==> job 8649: inputs <==
Design ALUUnit, start of the top module:
module ALUUnit(clock, ALUOp, funct, a, b, result, zero, carryOut);
clock: 2.83 ns
lec_check: 0
abc_area: 1
cap_margin: 0
core_margin: 2
core_utilization: 59
gpl_timing_driven: 1
max_routing_layer: met4
place_density: 0.58
slew_margin: 20
tns_end_percent: 10
run.sh (not shown) runs the stock make flow with config.mk's settings and CLKGATE_MAP_FILE=.
==> inputs of job 2374, as changes to job 8649 <==
Settings changed: CORE_UTILIZATION 59 to 58, CTS_CLUSTER_DIAMETER set to 49.
==> flow/constraint.sdc (replaced) <==
create_clock -name core_clock -period 2.42 [get_ports {clock}]
set_input_delay 0.4840 -clock core_clock [delete_from_list [all_inputs] [get_ports {clock}]]
set_output_delay 0.4840 -clock core_clock [all_outputs]
set_load 0.01 [all_outputs]
==> notes <==
Setup slack: job 2374 is lower than job 8649 (0.60 ns).
In synthesized cell count, job 8649 and job 2374 do not differ.
Flip-flop count is the same in job 2374 and job 8649.
Sequential power: job 2374 is higher than job 8649 (18%).
Fmax: job 2374 is lower than job 8649 (about 6.6%).
Against job 8649, the global-route usage of job 2374 is higher by 7.2 points.
Job 8649 completed without violations. Job 2374 finished but fails on negative setup slack.
Sequential share of layout area: job 2374 is lower than job 8649 (3.2 points).
Final area: job 2374 is larger than job 8649 (20%).
==> figures <==
| quantity | job 8649 | job 2374 |
|---|---|---|
| Run status | no timing/DRC/antenna violations | complete, but fails checks |
| Violated checks | - | negative setup slack |
| P_seq | 1.65 mW | 1.94 mW |
| Clock net power | 1.20 mW | 1.60 mW |
| First-iteration detailed-routing DRC count | 977 | 2362 |
| Average wire length per cell after detail routing | 15.48 um | 20.01 um |
| Cell-internal power | 2.890 mW | 3.955 mW |
| Startpoint of the tightest hold check path | a[5] | b[3] |
| Crit path buf inv count | 3 | 2 |
| Clock buffer and inverter area fraction after layout | 2.536% | 2.362% |
| Die footprint | 0.01603 sq mm | 0.01630 sq mm |
| Fillers | 1255 | 868 |
| Core Rows | 44 | 45 |
| Overall via count from detail_route | 9668 | 12150 |
| Met2 capacity usage during global routing | 54.58% | 67.57% |
| Origin of the worst setup path | aQ[3] | aQ[28] |
| Worst-case vdd ir drop | 0.4533 mV | 0.4621 mV |
| Utilization after layout | 73.72% | 85.66% |

==> inputs of job 1568 <==
==> flow/design.v <==
module ANDarray (regDst, ALUSrc, memToReg, regWrite, memRead, memWrite, branch, ALUOp1, ALUOp2, op);
	input[5:0] op;
	output regDst, ALUSrc, memToReg, regWrite, memRead, memWrite, branch, ALUOp1, ALUOp2;
	wire Rformat, lw, sw, beq;
	assign Rformat = (~op[0]) & (~op[1]) & (~op[2]) & (~op[3]) & (~op[4]) & (~op[5]), lw = (op[0]) & (op[1]) & (~op[2]) & (~op[3]) & (~op[4]) & (op[5]), sw = (op[0]) & (op[1]) & (~op[2]) & (op[3]) & (~op[4]) & (op[5]), beq = (~op[0]) & (~op[1]) & (op[2]) & (~op[3]) & (~op[4]) & (~op[5]);
	assign regDst = Rformat;
	assign ALUSrc = lw | sw;
	assign memToReg =  lw;
	assign regWrite = Rformat | lw;
	assign memRead = lw;
	assign memWrite = sw;
	assign branch = beq;
	assign ALUOp1 = Rformat;
	assign ALUOp2 = beq;
endmodule
module ALUControl(operation, ALUOp, ff);
	input[1:0] ALUOp;
	input [5:0] ff;
	output [2:0] operation;
	wire w0, w1, w2, w3;
	assign w0 = ff[0] | ff[3];
	assign operation[0] = ALUOp[1] & w0;
	assign w1 = ~ff[2];
	assign w2 = ~ALUOp[1];
	assign operation[1] = w2 | w1;
	assign w3 = ff[1] & ALUOp[1];
	assign operation[2] = w3 | ALUOp[0];
endmodule
module ALU32Bit(zero, carryOut, result, a, b, op);
	input [31:0] a, b;
	input [2:0] op;
	output reg [31:0] result;
	output zero, carryOut;
	reg carryOut;
	assign zero = (result == 0) ? 1 : 0;
	always @(a or b or op)
	begin
		carryOut = 1'b0;
		case(op)
			0: result = a & b;
			1: result = a | b;
			2: {carryOut, result[31:0]} = a + b;
			6: {carryOut, result[31:0]} = a - b;
			7: result = a < b ? 1 : 0;
			default: result = 0;
		endcase
	end
endmodule
module ALUUnit(clock, ALUOp, funct, a, b, result, zero, carryOut);
	input clock;
	input [1:0] ALUOp;
	input [5:0] funct;
	input [31:0] a, b;
	output reg [31:0] result;
	output reg zero, carryOut;
	reg [1:0] aluOpQ;
	reg [5:0] functQ;
	reg [31:0] aQ, bQ;
	wire [2:0] operation;
	wire [31:0] aluResult;
	wire aluZero, aluCarry;
	ALUControl ctl(operation, aluOpQ, functQ);
	ALU32Bit alu(aluZero, aluCarry, aluResult, aQ, bQ, operation);
	always @(posedge clock)
	begin
		aluOpQ <= ALUOp;
		functQ <= funct;
		aQ <= a;
		bQ <= b;
		result <= aluResult;
		zero <= aluZero;
		if (operation == 3'd2 || operation == 3'd6)
			carryOut <= aluCarry;
	end
endmodule
==> flow/run.sh <==
#!/bin/bash
# the make line also repeats each setting of config.mk as NAME=value (left out here)
make -C /OpenROAD-flow-scripts/flow DESIGN_CONFIG=/design/flow/config.mk WORK_HOME=/design/flow/orfs CLKGATE_MAP_FILE= finish
==> flow/config.mk <==
export PLATFORM = sky130hd
export DESIGN_NAME = ALUUnit
export DESIGN_NICKNAME = ALUUnit
export VERILOG_FILES = /design/flow/design.v
export SDC_FILE = /design/flow/constraint.sdc
export NUM_CORES = 4
export LEC_CHECK = 0
export ABC_AREA = 0
export CAP_MARGIN = 0
export CELL_PAD_IN_SITES_DETAIL_PLACEMENT = 1
export CELL_PAD_IN_SITES_GLOBAL_PLACEMENT = 2
export CORE_ASPECT_RATIO = 0.95
export CORE_MARGIN = 7
export CORE_UTILIZATION = 37
export CTS_CLUSTER_DIAMETER = 192
export GPL_ROUTABILITY_DRIVEN = 1
export GPL_TIMING_DRIVEN = 1
export HOLD_SLACK_MARGIN = 0.15
export MAX_ROUTING_LAYER = met4
export MIN_ROUTING_LAYER = met1
export PLACE_DENSITY_LB_ADDON = 0.13
export SLEW_MARGIN = 20
export TNS_END_PERCENT = 95
==> flow/constraint.sdc <==
create_clock -name core_clock -period 6.93 [get_ports {clock}]
set_input_delay 1.3860 -clock core_clock [delete_from_list [all_inputs] [get_ports {clock}]]
set_output_delay 1.3860 -clock core_clock [all_outputs]
set_load 0.01 [all_outputs]
==> job 2325 (differences from job 1568) <==
CELL_PAD_IN_SITES_DETAIL_PLACEMENT = unset   (was 1)
CELL_PAD_IN_SITES_GLOBAL_PLACEMENT = unset   (was 2)
CORE_ASPECT_RATIO = unset   (was 0.95)
CORE_MARGIN = 2   (was 7)
CORE_UTILIZATION = 66   (was 37)
CTS_CLUSTER_DIAMETER = unset   (was 192)
GPL_ROUTABILITY_DRIVEN = unset   (was 1)
HOLD_SLACK_MARGIN = unset   (was 0.15)
MIN_ROUTING_LAYER = unset   (was met1)
PLACE_DENSITY = 0.58   (was unset)
PLACE_DENSITY_LB_ADDON = unset   (was 0.13)
TNS_END_PERCENT = 100   (was 95)
==> flow/constraint.sdc (replaced) <==
create_clock -name core_clock -period 2.83 [get_ports {clock}]
set_input_delay 0.5660 -clock core_clock [delete_from_list [all_inputs] [get_ports {clock}]]
set_output_delay 0.5660 -clock core_clock [all_outputs]
set_load 0.01 [all_outputs]
==> job 9766 (differences from job 1568) <==
CELL_PAD_IN_SITES_DETAIL_PLACEMENT = unset   (was 1)
CELL_PAD_IN_SITES_GLOBAL_PLACEMENT = unset   (was 2)
CORE_ASPECT_RATIO = unset   (was 0.95)
CORE_UTILIZATION = 72   (was 37)
CTS_CLUSTER_DIAMETER = unset   (was 192)
CTS_CLUSTER_SIZE = 36   (was unset)
GPL_ROUTABILITY_DRIVEN = unset   (was 1)
HOLD_SLACK_MARGIN = unset   (was 0.15)
MIN_ROUTING_LAYER = unset   (was met1)
PLACE_DENSITY_LB_ADDON = unset   (was 0.13)
SETUP_SLACK_MARGIN = 0.68   (was unset)
TNS_END_PERCENT = 10   (was 95)
==> flow/constraint.sdc (replaced) <==
create_clock -name core_clock -period 4.69 [get_ports {clock}]
set_input_delay 0.9380 -clock core_clock [delete_from_list [all_inputs] [get_ports {clock}]]
set_output_delay 0.9380 -clock core_clock [all_outputs]
set_load 0.01 [all_outputs]
==> job 298 (differences from job 1568) <==
ABC_AREA = unset   (was 0)
CAP_MARGIN = 20   (was 0)
CELL_PAD_IN_SITES_DETAIL_PLACEMENT = unset   (was 1)
CELL_PAD_IN_SITES_GLOBAL_PLACEMENT = unset   (was 2)
CORE_ASPECT_RATIO = unset   (was 0.95)
CORE_MARGIN = 2   (was 7)
CORE_UTILIZATION = 65   (was 37)
CTS_CLUSTER_DIAMETER = 346   (was 192)
CTS_CLUSTER_SIZE = 96   (was unset)
GPL_ROUTABILITY_DRIVEN = unset   (was 1)
GPL_TIMING_DRIVEN = unset   (was 1)
HOLD_SLACK_MARGIN = unset   (was 0.15)
MAX_ROUTING_LAYER = unset   (was met4)
MIN_ROUTING_LAYER = unset   (was met1)
PLACE_DENSITY_LB_ADDON = unset   (was 0.13)
SETUP_SLACK_MARGIN = -0.17   (was unset)
TNS_END_PERCENT = 40   (was 95)
==> flow/constraint.sdc (replaced) <==
create_clock -name core_clock -period 3.73 [get_ports {clock}]
set_input_delay 0.7460 -clock core_clock [delete_from_list [all_inputs] [get_ports {clock}]]
set_output_delay 0.7460 -clock core_clock [all_outputs]
set_load 0.01 [all_outputs]
==> notes <==
- Area after synthesis is the same in job 9766 and job 1568.
- In job 1568 the final cell count is higher than in job 298, by about 3.4%.
- Design area, lowest first: job 1568, job 9766, job 298.
- Setup slack: job 1568 > job 9766 > job 298.
- Job 9766 finished clean. Job 298 completed, yet does not pass: setup timing. Job 1568 finished with timing, DRC and antenna clean. Job 2325 stopped in clock tree synthesis, error DPL-0038.
- Routed wire length, lowest first: job 298, job 1568, job 9766.
- The first-iteration DRC count of job 9766 is 5.3 times that of job 1568.
- Between job 2325 and job 298, the lower die area is in job 2325 (gap about 1.5%, measured against job 298).
- Combinational power, highest first: job 298, job 9766, job 1568.
- Of job 1568 and job 9766, job 9766 has the higher power (gap 29%, measured against job 9766).
==> figures <==
quantity                                                          job 2325                    job 298                   job 9766                    job 1568
Hold violation total from the final report                               -                          0                          0                           0
Post-route standard cell area excluding fillers                          -                0.00924 mm²                0.00887 mm²                 0.00882 mm²
Critical path depth in cells                                             -                         14                         11                          14
Status                                           aborted with a tool error            failed layout checks  no timing/DRC/antenna violations  no timing/DRC/antenna violations
Failing step                                          clock tree synthesis                          -                          -                           -
Violated checks                                                          -               setup timing                          -                           -
Clock tree from TritonCTS                                                -                      built                      built                       built
Clock root buffer                                                        -  sky130_fd_sc_hd__clkbuf_8  sky130_fd_sc_hd__clkbuf_8  sky130_fd_sc_hd__clkbuf_16
Total design power                                                       -                  0.00328 W                  0.00257 W                   0.00184 W
Buf+Inv Stages, Crit Path                                                -                          1                          0                           1
Seq. pwr                                                                 -                  0.00127 W                  0.00102 W                  0.000684 W
Proportion of total power due to net switching                           -                      0.353                      0.369                       0.344
Post-placement cell count                                             1307                       1165                       1086                        1206
Clock Path Buffers                                                       -                          2                          2                           2
Slowest cell delay on critical path                                      -                    0.47 ns                    0.69 ns                     0.73 ns
Via density                                                              -                       6.68                       7.58                        5.77
Bufs w/o clock                                                           -                        185                        124                         110
Diode count                                                              -                          0                          0                           0
Worst slack on hold paths                                                -                   0.642 ns                   0.719 ns                    0.656 ns
Detailed route wirelength on metal2                                      -                   10600 µm                   11300 µm                    12200 µm
Clock distribution power                                                 -                 0.000758 W                 0.000573 W                  0.000562 W
Crit path required time                                                  -                    4.07 ns                    5.03 ns                     7.22 ns

==> branch willow <==
RTL: the design.v shown in full above, as it stands there.
export LEC_CHECK = 0
export CAP_MARGIN = 5
export CELL_PAD_IN_SITES_DETAIL_PLACEMENT = 0
export CELL_PAD_IN_SITES_GLOBAL_PLACEMENT = 0
export CORE_ASPECT_RATIO = 1.22
export CORE_MARGIN = 5
export CORE_UTILIZATION = 26
export CTS_CLUSTER_DIAMETER = 104
export CTS_CLUSTER_SIZE = 33
export GPL_TIMING_DRIVEN = 0
export HOLD_SLACK_MARGIN = -0.02
export MAX_ROUTING_LAYER = met4
export SLEW_MARGIN = 5
create_clock -name core_clock -period 5.43 [get_ports {clock}]
==> branch pepper: changes against branch willow <==
Settings changed: CAP_MARGIN 5 to 20, CELL_PAD_IN_SITES_DETAIL_PLACEMENT 0 to unset, CELL_PAD_IN_SITES_GLOBAL_PLACEMENT 0 to unset, CORE_ASPECT_RATIO 1.22 to unset, CORE_MARGIN 5 to 2, CORE_UTILIZATION 26 to 72, CTS_CLUSTER_DIAMETER 104 to unset, CTS_CLUSTER_SIZE 33 to 14, GPL_TIMING_DRIVEN 0 to unset, HOLD_SLACK_MARGIN -0.02 to 0.29, SETUP_SLACK_MARGIN set to 0.32, SLEW_MARGIN 5 to 20.
==> flow/constraint.sdc (replaced) <==
create_clock -name core_clock -period 2.73 [get_ports {clock}]
set_input_delay 0.5460 -clock core_clock [delete_from_list [all_inputs] [get_ports {clock}]]
set_output_delay 0.5460 -clock core_clock [all_outputs]
set_load 0.01 [all_outputs]
==> branch zinc: changes against branch willow <==
Settings changed: ABC_AREA set to 0, CAP_MARGIN 5 to 0, CELL_PAD_IN_SITES_DETAIL_PLACEMENT 0 to unset, CELL_PAD_IN_SITES_GLOBAL_PLACEMENT 0 to unset, CORE_ASPECT_RATIO 1.22 to unset, CORE_MARGIN 5 to 2, CORE_UTILIZATION 26 to 66, CTS_CLUSTER_DIAMETER 104 to 234, CTS_CLUSTER_SIZE 33 to unset, GPL_TIMING_DRIVEN 0 to 1, HOLD_SLACK_MARGIN -0.02 to unset, SLEW_MARGIN 5 to 20, TNS_END_PERCENT set to 10.
==> flow/constraint.sdc (replaced) <==
create_clock -name core_clock -period 2.78 [get_ports {clock}]
set_input_delay 0.5560 -clock core_clock [delete_from_list [all_inputs] [get_ports {clock}]]
set_output_delay 0.5560 -clock core_clock [all_outputs]
set_load 0.01 [all_outputs]
==> branch onyx: changes against branch willow <==
Settings changed: ABC_AREA set to 1, CAP_MARGIN 5 to 0, CELL_PAD_IN_SITES_DETAIL_PLACEMENT 0 to unset, CELL_PAD_IN_SITES_GLOBAL_PLACEMENT 0 to unset, CORE_ASPECT_RATIO 1.22 to unset, CORE_MARGIN 5 to 7, CORE_UTILIZATION 26 to 72, CTS_CLUSTER_DIAMETER 104 to unset, CTS_CLUSTER_SIZE 33 to 72, GPL_TIMING_DRIVEN 0 to 1, HOLD_SLACK_MARGIN -0.02 to unset, SETUP_SLACK_MARGIN set to -0.3, SLEW_MARGIN 5 to 20, TNS_END_PERCENT set to 10.
==> flow/constraint.sdc (replaced) <==
create_clock -name core_clock -period 3.8 [get_ports {clock}]
set_input_delay 0.7600 -clock core_clock [delete_from_list [all_inputs] [get_ports {clock}]]
set_output_delay 0.7600 -clock core_clock [all_outputs]
set_load 0.01 [all_outputs]
==> comparison <==
Branch onyx finished with timing, DRC and antenna clean. Branch zinc ended with an error in clock tree synthesis (4_1_cts) (DPL-0038). Branch willow completed without violations. Branch pepper stopped in detailed placement (3_5_place_dp) on DPL-0038.
In branch willow the cell area is smaller than in branch onyx, by about 12%.
Combinational power: branch onyx is higher than branch willow (57%).
In branch willow the non-clock buffer count is higher than in branch onyx, by 37.
In branch willow the first-iteration DRC count is lower than in branch onyx, by about 60%.
Of branch willow and branch onyx, branch willow has the higher setup slack (gap 0.30 ns).
Between branch willow and branch onyx, the lower worst hold slack is in branch onyx (gap 0.032 ns).
==> figures <==
item                                                                                          branch pepper                     branch zinc               branch onyx             branch willow
Cell Rows                                                                                                36                              38                        40                        67
Post-layout worst setup margin                                                                            -                               -                  0.553 ns                  0.855 ns
Number of violations reported at the end of detailed-routing iteration 0                                  -                               -                      1425                       581
Status                                                                                       did not finish                  did not finish  no timing/DRC/antenna violations  no timing/DRC/antenna violations
Failing step                                                              detailed placement (3_5_place_dp)  clock tree synthesis (4_1_cts)                         -                         -
Detail Route met2 WL                                                                                      -                               -                  11700 um                  12400 um
Layout buffering overhead excluding clock cells                                                           -                               -                     10.6%                     13.7%
XOR Share, Synth                                                                                     0.483%                          0.483%                    0.197%                    0.483%
Count of multi-input gates                                                                                -                               -                      1025                       644
Startpoint of the worst-slack reg-to-reg timing path                                                      -                               -                     bQ[0]                 aluOpQ[1]
Library cell with the highest instance count after synthesis                       sky130_fd_sc_hd__dfxtp_1        sky130_fd_sc_hd__dfxtp_1  sky130_fd_sc_hd__nand2_1  sky130_fd_sc_hd__dfxtp_1
Starting utilization of the core area                                                                 74.2%                           67.2%                     73.9%                     26.4%
Post-Route Utilization                                                                                    -                               -                     84.9%                     32.7%
Final GP Congestion                                                                                    1.10                            1.21                      1.07                     0.925
Antenna violation net count after detailed routing                                                        -                               -                         0                         0
Power and IR drop assume default switching activity.
